== lane 1 ==
## usb_interface_v1_0
module usb_interface_v1_0 #
(
	parameter RESET_CYCLES = 100,
	parameter  C_M00_AXI_START_DATA_VALUE	= 32'h00000000,
	parameter  C_M00_AXI_TARGET_SLAVE_BASE_ADDR	= 32'h00000000,
	parameter integer C_M00_AXI_ADDR_WIDTH	= 32,
	parameter integer C_M00_AXI_DATA_WIDTH	= 32,
	parameter integer C_M00_AXI_TRANSACTIONS_NUM	= 4
) (
	input wire [(8 - 1):0] usb_data_in,
	output wire [(8 - 1):0] usb_data_out,
	output wire usb_data_oe,
	input wire [(1 + 4 + 4 + 16)-8-1:0] usb_addr,
	input wire usb_rd_n,
	input wire usb_wr_n,
	input wire usb_ce_n,
	output wire sw_reset_n,
	input wire  m00_axi_aclk,
	input wire  m00_axi_aresetn,
	output wire [C_M00_AXI_ADDR_WIDTH-1 : 0] m00_axi_awaddr,
	output wire [2 : 0] m00_axi_awprot,
	output wire  m00_axi_awvalid,
	input wire  m00_axi_awready,
	output wire [C_M00_AXI_DATA_WIDTH-1 : 0] m00_axi_wdata,
	output wire [C_M00_AXI_DATA_WIDTH/8-1 : 0] m00_axi_wstrb,
	output wire  m00_axi_wvalid,
	input wire  m00_axi_wready,
	input wire [1 : 0] m00_axi_bresp,
	input wire  m00_axi_bvalid,
	output wire  m00_axi_bready,
	output wire [C_M00_AXI_ADDR_WIDTH-1 : 0] m00_axi_araddr,
	output wire [2 : 0] m00_axi_arprot,
	output wire  m00_axi_arvalid,
	input wire  m00_axi_arready,
	input wire [C_M00_AXI_DATA_WIDTH-1 : 0] m00_axi_rdata,
	input wire [1 : 0] m00_axi_rresp,
	input wire  m00_axi_rvalid,
	output wire  m00_axi_rready
);
Settings: LEC_CHECK=0, CAP_MARGIN=30, CORE_ASPECT_RATIO=0.71, CORE_MARGIN=2, CORE_UTILIZATION=72, CTS_CLUSTER_DIAMETER=377, CTS_CLUSTER_SIZE=14, GPL_ROUTABILITY_DRIVEN=1, PLACE_DENSITY=0.64, SLEW_MARGIN=10; clock period 3.05 ns.
run.sh (not shown) runs the stock make flow with config.mk's settings and CLKGATE_MAP_FILE=.
Layout checks on lane 1: not met. Flow itself completed; violations: setup timing.
### lane 1 -> lane 2
# lane 1
export LEC_CHECK = 0
export CAP_MARGIN = 30
export CORE_ASPECT_RATIO = 0.71
export CORE_MARGIN = 2
export CORE_UTILIZATION = 72
export CTS_CLUSTER_DIAMETER = 377
export CTS_CLUSTER_SIZE = 14
export GPL_ROUTABILITY_DRIVEN = 1
export PLACE_DENSITY = 0.64
export SLEW_MARGIN = 10
create_clock -name core_clock -period 3.05 [get_ports {m00_axi_aclk}]
# lane 2
export LEC_CHECK = 0
export CAP_MARGIN = 40
export CORE_MARGIN = 2
export CORE_UTILIZATION = 72
export CTS_CLUSTER_SIZE = 68
export SLEW_MARGIN = 20
export TNS_END_PERCENT = 5
create_clock -name core_clock -period 3.05 [get_ports {m00_axi_aclk}]
Findings:
Lane 2 finished all stages; layout check result: FAIL, due to setup timing. The run showing the smaller number of cell rows is lane 1. Number of routed nets with antenna violations came out exactly the same in lane 1 and lane 2. Lane 2 ends up with a portion of total power attributed to combinational logic that is 2.0 points lower than in lane 1. Worst min-delay path category = reg2reg: lane 2; worst min-delay path category = in2async: lane 1. Lane 2 against lane 1: die area stayed essentially flat; vertical die dimension increased by 46 um relative to the old numbers; power attributed to combinational cells went down by about 7%. When the final numbers for lane 1 and lane 2 were put side by side, the clock share of power turned out to be smaller in lane 1. Cells: lane 2 has fewer instances than lane 1. Placed standard-cell area essentially unchanged between lane 1 and lane 2. Lane 1 consumes less power than lane 2.
### lane 2 -> lane 3
# lane 2
export LEC_CHECK = 0
export CAP_MARGIN = 40
export CORE_MARGIN = 2
export CORE_UTILIZATION = 72
export CTS_CLUSTER_SIZE = 68
export SLEW_MARGIN = 20
export TNS_END_PERCENT = 5
create_clock -name core_clock -period 3.05 [get_ports {m00_axi_aclk}]
# lane 3
export LEC_CHECK = 0
export CAP_MARGIN = 20
export CORE_MARGIN = 2
export CORE_UTILIZATION = 65
export PLACE_DENSITY = 0.6
export SLEW_MARGIN = 20
create_clock -name core_clock -period 5.81 [get_ports {m00_axi_aclk}]
==> results <==
Lane 3 reached the final stage; the timing, DRC and antenna checks on its layout passed.
Across both runs, routed wirelength normalized by instance count was lower for lane 3 than for lane 2.
| finished layout cell area | lane 3 vs lane 2 | 4.8% lower |
Of lane 3 and lane 2, the lower share of power burned in the clock network belongs to lane 2.
Taking lane 2 as the reference, in lane 3 power density normalized to cell area lower; first-pass GRT wire length went down about 6.5%; number of logic stages on the critical path including buffering moved down.
What lane 4 does differently from lane 3 at the input level:
# lane 3
export LEC_CHECK = 0
export CAP_MARGIN = 20
export CORE_MARGIN = 2
export CORE_UTILIZATION = 65
export PLACE_DENSITY = 0.6
export SLEW_MARGIN = 20
create_clock -name core_clock -period 5.81 [get_ports {m00_axi_aclk}]
# lane 4
export LEC_CHECK = 0
export CAP_MARGIN = 20
export CORE_MARGIN = 2
export CORE_UTILIZATION = 40
export PLACE_DENSITY = 0.6
export SLEW_MARGIN = 20
create_clock -name core_clock -period 5.49 [get_ports {m00_axi_aclk}]
### Flow results
Lane 4 vs lane 3: tally of filler cells in the layout up in lane 4
Compared with lane 3, lane 4 shows a lower met3 usage in global routing.
For lane 4, the uppermost layer routed was met5, unlike lane 3, where it was met4.
Final tally of setup violations: lane 3 vs lane 4 identical
Relative to lane 3, lane 4 degrades switching component of the power.
Input changes introduced in lane 5 (baseline for comparison: lane 4):
# lane 4
export LEC_CHECK = 0
export CAP_MARGIN = 20
export CORE_MARGIN = 2
export CORE_UTILIZATION = 40
export PLACE_DENSITY = 0.6
export SLEW_MARGIN = 20
create_clock -name core_clock -period 5.49 [get_ports {m00_axi_aclk}]
# lane 5
export LEC_CHECK = 0
export CAP_MARGIN = 20
export CORE_MARGIN = 2
export CORE_UTILIZATION = 66
export SLEW_MARGIN = 20
create_clock -name core_clock -period 3.18 [get_ports {m00_axi_aclk}]
Results
Lane 5 finished all stages; layout check result: FAIL, due to setup timing. For total power, dividing the value from lane 4 by the value from lane 5 gives 0.59. Relative to lane 4, wire length decreased by 1900 um in lane 5. Changes observed in lane 5 relative to lane 4: starting density of the core increased by 26 points relative to the old numbers; setup slack of the most critical reg-to-reg path decreased by 1.44 ns relative to the old numbers; setup slack after layout decreased by 1.44 ns relative to the old numbers. For layout multi-input combinational cell count, lane 5 and lane 4 come out practically identical. Of lane 4 and lane 5, the run reporting the lower share of the clock period used by the worst path after layout was lane 4. Non-clock buffer count sits higher in lane 5 than in lane 4.
Power and IR drop assume default switching activity.
